==> v2: inputs <==
## mem_ram
module mem_ram (input clk, wren, 
                input [3:0] d11,input [3:0] d12,input [3:0] d13,input [3:0] d14,input [3:0] d15,input [3:0] d16,input [3:0] d17,input [3:0]d18,
					 input [3:0] d21,input [3:0] d22,input [3:0] d23,input [3:0] d24,input [3:0] d25,input [3:0] d26,input [3:0] d27,input [3:0]d28,
					 input [3:0] d31,input [3:0] d32,input [3:0] d33,input [3:0] d34,input [3:0] d35,input [3:0] d36,input [3:0] d37,input [3:0]d38,
					 input [3:0] d41,input [3:0] d42,input [3:0] d43,input [3:0] d44,input [3:0] d45,input [3:0] d46,input [3:0] d47,input [3:0]d48,
					 input [3:0] r1,input [3:0] r2,
					 input [3:0] r3,input [3:0] r4,
					 output [11:0] w_sum11,
					 output [11:0] w_sum12,
					 output [11:0] w_sum13,
					 output [11:0] w_sum14,
					 output [11:0] w_sum15,
					 output [11:0] w_sum16,
					 output [11:0] w_sum17,
					 output [11:0] w_sum18
					 );
export LEC_CHECK = 0
export CAP_MARGIN = 5
export CORE_MARGIN = 2
export CORE_UTILIZATION = 35
export CTS_CLUSTER_DIAMETER = 355
export CTS_CLUSTER_SIZE = 39
export GPL_ROUTABILITY_DRIVEN = 0
export GPL_TIMING_DRIVEN = 0
export MAX_ROUTING_LAYER = met5
export PLACE_DENSITY_LB_ADDON = 0.06
export SETUP_SLACK_MARGIN = -0.51
export SLEW_MARGIN = 20
export TNS_END_PERCENT = 35
create_clock -name core_clock -period 13.0 [get_ports {clk}]
run.sh (not shown) runs the stock make flow with config.mk's settings and CLKGATE_MAP_FILE=.
==> inputs of v21, as changes to v2 <==
- CAP_MARGIN: 5 -> 20
- CORE_UTILIZATION: 35 -> 66
- CTS_CLUSTER_DIAMETER: 355 -> unset
- CTS_CLUSTER_SIZE: 39 -> unset
- GPL_ROUTABILITY_DRIVEN: 0 -> unset
- GPL_TIMING_DRIVEN: 0 -> unset
- MAX_ROUTING_LAYER: met5 -> unset
- PLACE_DENSITY_LB_ADDON: 0.06 -> unset
- SETUP_SLACK_MARGIN: -0.51 -> unset
- TNS_END_PERCENT: 35 -> unset
==> flow/constraint.sdc (replaced) <==
create_clock -name core_clock -period 6.6 [get_ports {clk}]
set_input_delay 1.3200 -clock core_clock [delete_from_list [all_inputs] [get_ports {clk}]]
set_output_delay 1.3200 -clock core_clock [all_outputs]
set_load 0.01 [all_outputs]
==> inputs of v17, as changes to v2 <==
- CAP_MARGIN: 5 -> 20
- CORE_UTILIZATION: 35 -> 71
- CTS_CLUSTER_DIAMETER: 355 -> unset
- CTS_CLUSTER_SIZE: 39 -> unset
- GPL_ROUTABILITY_DRIVEN: 0 -> unset
- GPL_TIMING_DRIVEN: 0 -> unset
- MAX_ROUTING_LAYER: met5 -> unset
- PLACE_DENSITY_LB_ADDON: 0.06 -> unset
- SETUP_SLACK_MARGIN: -0.51 -> unset
- TNS_END_PERCENT: 35 -> unset
==> flow/constraint.sdc (replaced) <==
create_clock -name core_clock -period 9.71 [get_ports {clk}]
set_input_delay 1.9420 -clock core_clock [delete_from_list [all_inputs] [get_ports {clk}]]
set_output_delay 1.9420 -clock core_clock [all_outputs]
set_load 0.01 [all_outputs]
==> inputs of v24, as changes to v2 <==
- ABC_AREA: unset -> 1
- CAP_MARGIN: 5 -> 20
- CORE_UTILIZATION: 35 -> 71
- CTS_CLUSTER_DIAMETER: 355 -> unset
- CTS_CLUSTER_SIZE: 39 -> 35
- GPL_ROUTABILITY_DRIVEN: 0 -> unset
- GPL_TIMING_DRIVEN: 0 -> unset
- MAX_ROUTING_LAYER: met5 -> unset
- SETUP_SLACK_MARGIN: -0.51 -> unset
- TNS_END_PERCENT: 35 -> unset
==> flow/constraint.sdc (replaced) <==
create_clock -name core_clock -period 4.94 [get_ports {clk}]
set_input_delay 0.9880 -clock core_clock [delete_from_list [all_inputs] [get_ports {clk}]]
set_output_delay 0.9880 -clock core_clock [all_outputs]
set_load 0.01 [all_outputs]
==> out/metrics.yaml <==
final_layout:
  largestClassByArea: "logic gates"
  seq_share: 0.131
sta:
  setup_violations: 64
  finalWorstSetupSlack_ns: -0.835
detailed_routing:
  wire_per_inst_um: 22.5
  wl_met1_um: 22300
status:
  so.violations: "setup timing"
  outcome: "complete, but fails checks"
floorplan:
  die_h_um: 186
critical_path:
  cp_data_arrival_time_ns: 6.12
[end of results for v21]
==> out/metrics.yaml <==
floorplan:
  die_h_um: 179
final_layout:
  seq_share: 0.151
  largestClassByArea: "logic gates"
synth:
  synth.cellmix.adderShare: 0.517
sta:
  finalWorstSetupSlack_ns: 0.178
  setup_violations: 0
detailed_routing:
  wire_per_inst_um: 18.6
  wl_met1_um: 19400
  dr.max_layer_used: "met4"
global_route:
  grt_pass1_wl_um: 86200
status:
  outcome: "no timing/DRC/antenna violations"
critical_path:
  cp_data_arrival_time_ns: 7.59
[end of results for v17]
==> out/metrics.yaml <==
synth:
  ys_sh_mux: 0
  synthTopLogicFamily: "adder cells"
  ys_async_sr_fraction: 0
  aoi_share: 0.00592
  ys_ff: 128
  postSynthAreaPerCell_um2: 8.47
  synth.cellmix.adderShare: 0.499
  synthDistinctLibCells: 22
status:
  outcome: "aborted with a tool error"
  failed_stage: "clock tree synthesis (4_1_cts)"
  tool.error: "[ERROR DPL-0033] detailed placement checks failed during check placement."
floorplan:
  dieArea_um2: 33300
  core_area_um2: 31500
  die_h_um: 182
[end of results for v24]
==> out/metrics.yaml <==
floorplan:
  die_h_um: 254
job:
  openroad.warnings: 26
detailed_routing:
  wire_per_inst_um: 19.6
  wl_met1_um: 29000
place:
  hpwl_um: 51200
sta:
  setup_violations: 0
final_layout:
  largestClassByArea: "logic gates"
critical_path:
  cp_data_arrival_time_ns: 9.18
status:
  outcome: "no timing/DRC/antenna violations"
[end of results for v2]
